// ex2_1
module ex2_1 (
	      input 		 clk, rst, validi,
	      input [31:0] 	 data_in,
	      output logic 	 valido, 
	      output logic [31:0] data_out
	      );
For scale: about 68 I/O pins.
make LEC_CHECK=0 ABC_AREA=0 CAP_MARGIN=15 CORE_MARGIN=2 CORE_UTILIZATION=71 CTS_CLUSTER_DIAMETER=225 HOLD_SLACK_MARGIN=-0.09 SLEW_MARGIN=20 finish   # period 8.23 ns
run.sh (not shown) runs the stock make flow with config.mk's settings and CLKGATE_MAP_FILE=.
The starting point finished but failed the layout checks on setup timing.
Then changed:
- ABC_AREA: 0 -> unset
- CAP_MARGIN: 15 -> 20
- CORE_UTILIZATION: 71 -> 66
- CTS_CLUSTER_DIAMETER: 225 -> unset
- HOLD_SLACK_MARGIN: -0.09 -> unset
- clock period: 8.23 -> 13.6 ns (I/O delays scaled with it)
This time the run ran to the end with no violations.
Cell count goes down by 6.5%.
Design area came out lower by about 10%.
Wire length came out lower by about 7%.
Setup slack improved by 2.5 ns.
Area after synthesis is unchanged.
Clock skew grows by 0.0075 ns.
Global-route usage goes down by 5.4 points.
Non-clock buffer count drops by 615.
Count of clock-buffer cells in the layout goes up by 2.
Then changed:
- CORE_UTILIZATION: 66 -> 62
- clock period: 13.6 -> 12.9 ns (I/O delays scaled with it)
Effect: The changed run produced a clean layout; core utilization drops by 4.2 points; setup slack degrades by 0.49 ns; sequential cell count does not change; synthesized cell count stays the same; count of clock-buffer cells in the layout drops by 1.
Then changed:
- ABC_AREA: unset -> 1
- CORE_UTILIZATION: 62 -> 68
- CTS_CLUSTER_SIZE: unset -> 96
- PLACE_DENSITY: unset -> 0.39
- clock period: 12.9 -> 6.03 ns (I/O delays scaled with it)
After rerunning:
- With this change the flow completed and failed the layout checks on setup timing
- non-clock buffer count is higher by 935
- sequential cell count does not change
- utilization goes up by 20 points
- die area drops by 9.3%
- register-to-register slack degrades by 5.5 ns

* * *

The RTL this note starts from:
==> flow/design.v <==
module ex2_1 (
	      input 		 clk, rst, validi,
	      input [31:0] 	 data_in,
	      output logic 	 valido, 
	      output logic [31:0] data_out
	      );
   enum 			 {S0, S1, S2} state, next;
   logic [31:0]  		 a1, a2, a3;
   logic [31:0]			 counter;
   always_ff @(posedge clk or posedge rst) begin
      if (rst) begin
	 data_out <= 32'b0;
	 valido <= 1'b0;
	 state = S0;
	 counter = 0;
	 a1 = 0;
	 a2 = 0;
	 a3 = 0;
      end
      else begin
	 case (state)
	   S0: begin
	      if (validi) 
		  	begin
		  		a1 = data_in;
		  		a2 += data_in;
		  		a3 *= data_in;
		  		data_out <= a2;
		 		if(counter > 2 && (counter % 3 == 0)) 
					begin
	 	 				valido <= 1'b1;
		 			end
		 		next = S1;
		 		counter += 1;
		  	end
		  else 
		  	begin
		 		next = S0;
		 		counter = 0;
				valido <= 1'b0;
	      	end
	   end
	   S1: begin
	      if (validi) 
		  	begin
		 		a1 *= data_in;
		 		a2 = data_in;
		 		a3 += data_in;
		 		data_out <= a3;
		 		if(counter > 2 && (counter % 3 == 1)) 
					begin
	 	 				valido <= 1'b1;
		 			end
		 		next = S2;
		 		counter += 1;
			end	      
		  else 
		  	begin
				next = S0;
				counter = 0;
				valido <= 1'b0;
		  	end
	   end
	   S2: begin
	      if (validi) 
		  	begin
		 		a1 += data_in;
		 		a2 *= data_in;
		 		a3 = data_in;
		 		data_out <= a1;
		 		if(counter % 3 == 2) 
					begin
		 				valido <= 1'b1;
		  			end
	      		next = S0;
		  		counter += 1;
			end
		  else 
		  	begin
				next = S0;
		 		counter = 0;
				valido <= 1'b0;
			end
	   end
	 endcase
	 state = next;
      end
   end
endmodule
clock: 8.27 ns
lec_check: 0
cap_margin: 10
cell_pad_in_sites_detail_placement: 2
cell_pad_in_sites_global_placement: 2
core_margin: 9
core_utilization: 17
cts_cluster_diameter: 77
cts_cluster_size: 25
gpl_routability_driven: 1
gpl_timing_driven: 0
min_routing_layer: met2
place_density_lb_addon: 0.13
slew_margin: 20
tns_end_percent: 85
The starting point completed, yet does not pass: setup timing.
Then changed:
CAP_MARGIN = 15   (was 10)
CELL_PAD_IN_SITES_DETAIL_PLACEMENT = not set   (was 2)
CELL_PAD_IN_SITES_GLOBAL_PLACEMENT = 0   (was 2)
CORE_MARGIN = 2   (was 9)
CORE_UTILIZATION = 70   (was 17)
CTS_CLUSTER_SIZE = not set   (was 25)
GPL_ROUTABILITY_DRIVEN = not set   (was 1)
GPL_TIMING_DRIVEN = not set   (was 0)
MIN_ROUTING_LAYER = met1   (was met2)
PLACE_DENSITY_LB_ADDON = not set   (was 0.13)
clock period = 7.64 ns   (was 8.27 ns; I/O delays follow)
Effect: The new run finished but failed the layout checks on setup timing. Synthesized cell count is unchanged. Routed wire length goes down by 48%. Design area goes down by 5.7%. Cell count goes down by 29%. Global-route usage goes up by 16 points. Setup slack improved by 450 ps. Core utilization goes up by 62 points.
